## sur
module sur(
    input        CLK,
    input        rst,
    input        EN_sur,
    input        ECHO1,
    input        ECHO2,
    input        ECHO3,
    input        ECHO4,
    input        ECHO5,
    output       TRIG1,
    output       TRIG2,
    output       TRIG3,
    output       TRIG4,
    output       TRIG5,
    output       SG90,
    output [3:0] dig,
    output [6:0] seg,
    output [3:0] dis
);
wire [3:0] min;
wire [3:0] distance;
reg [24:0] count2;
reg        CLK2;
wire       CE20 = (count2 == 2000) && !CLK2;
always @(posedge CLK)
begin
    if (rst)
    begin
        count2 <= 0;
        CLK2   <= 0;
    end
    else if (count2 == 2000)
    begin
        count2 <= 0;
        CLK2   <= ~CLK2;
    end
    else
        count2 <= count2 + 1;
end
surrounding inst4(
    .CLK(CLK), .rst(rst), .EN(EN_sur),
    .TRIG1(TRIG1), .TRIG2(TRIG2), .TRIG3(TRIG3), .TRIG4(TRIG4), .TRIG5(TRIG5),
    .ECHO1(ECHO1), .ECHO2(ECHO2), .ECHO3(ECHO3), .ECHO4(ECHO4), .ECHO5(ECHO5),
    .min(min), .distance(distance)
);
surrounding_driver inst1(
    .CLK(CLK), .rst(rst), .CE20(CE20), .EN(EN_sur), .minsg(min), .SG90(SG90)
);
display_dis inst(
    .clk(CLK), .rst(rst), .distance(distance), .dig(dig), .seg(seg)
);
assign dis = distance;
endmodule
Size: about 4,000 cells after synthesis, about 29 I/O pins, roughly 25,000 um^2 of cells after synthesis.
Settings: LEC_CHECK=0, ABC_AREA=1, CAP_MARGIN=20, CORE_MARGIN=2, CORE_UTILIZATION=72, CTS_CLUSTER_DIAMETER=231, CTS_CLUSTER_SIZE=15, PLACE_DENSITY_LB_ADDON=0.19, SLEW_MARGIN=20; clock period 14.8 ns.
run.sh (not shown) runs the stock make flow with config.mk's settings and CLKGATE_MAP_FILE=.
The baseline finished clean.
Edit:
--- a/flow/config.mk
+++ b/flow/config.mk
@@ -10,6 +10,4 @@
 export CORE_MARGIN = 2
 export CORE_UTILIZATION = 72
-export CTS_CLUSTER_DIAMETER = 231
-export CTS_CLUSTER_SIZE = 15
-export PLACE_DENSITY_LB_ADDON = 0.19
+export PLACE_DENSITY_LB_ADDON = 0.01
 export SLEW_MARGIN = 20
==> flow/constraint.sdc (replaced) <==
create_clock -name core_clock -period 15.9 [get_ports {CLK}]
set_input_delay 3.1800 -clock core_clock [delete_from_list [all_inputs] [get_ports {CLK}]]
set_output_delay 3.1800 -clock core_clock [all_outputs]
set_load 0.01 [all_outputs]
The changed run completed without violations.
Setup slack gets worse by 0.080 ns.
Synthesized cell count does not change.
Clock skew drops by 0.0095 ns.
Global-route usage climbs by 4.5 points.
Edit:
--- a/flow/config.mk
+++ b/flow/config.mk
@@ -6,8 +6,6 @@
 export NUM_CORES = 4
 export LEC_CHECK = 0
-export ABC_AREA = 1
 export CAP_MARGIN = 20
 export CORE_MARGIN = 2
-export CORE_UTILIZATION = 72
-export PLACE_DENSITY_LB_ADDON = 0.01
+export CORE_UTILIZATION = 40
 export SLEW_MARGIN = 20
==> flow/constraint.sdc (replaced) <==
create_clock -name core_clock -period 22.1 [get_ports {CLK}]
set_input_delay 4.4200 -clock core_clock [delete_from_list [all_inputs] [get_ports {CLK}]]
set_output_delay 4.4200 -clock core_clock [all_outputs]
set_load 0.01 [all_outputs]
- The changed run ran to the end with no violations
- cell area rises by about 5%
- setup slack gets better by 0.53 ns
- die area climbs by 87%
- cell count fell by 5.2%
- area after synthesis came out higher by 5.0%
- clock-buffer cell count rose by 2
- via count drops by 10%
- critical path depth shrinks by 49
- worst hold slack improved by 0.025 ns
- synthesized cell count came out lower by 14%
- register-to-register slack is better by 1.1 ns
Edit:
--- a/flow/config.mk
+++ b/flow/config.mk
@@ -8,4 +8,5 @@
 export CAP_MARGIN = 20
 export CORE_MARGIN = 2
-export CORE_UTILIZATION = 40
+export CORE_UTILIZATION = 65
+export SETUP_SLACK_MARGIN = 4.46
 export SLEW_MARGIN = 20
==> flow/constraint.sdc (replaced) <==
create_clock -name core_clock -period 17.0 [get_ports {CLK}]
set_input_delay 3.4000 -clock core_clock [delete_from_list [all_inputs] [get_ports {CLK}]]
set_output_delay 3.4000 -clock core_clock [all_outputs]
set_load 0.01 [all_outputs]
What happened: The changed run produced a clean layout; global-route usage goes up by 17 points; non-clock buffer count rises by 270; die size fell by 38%; sequential share of layout area decreases by 1.9 points; routed wire length climbs by 19%; count of clock-buffer cells in the layout went down by 3; worst setup slack gets worse by 1.3 ns.
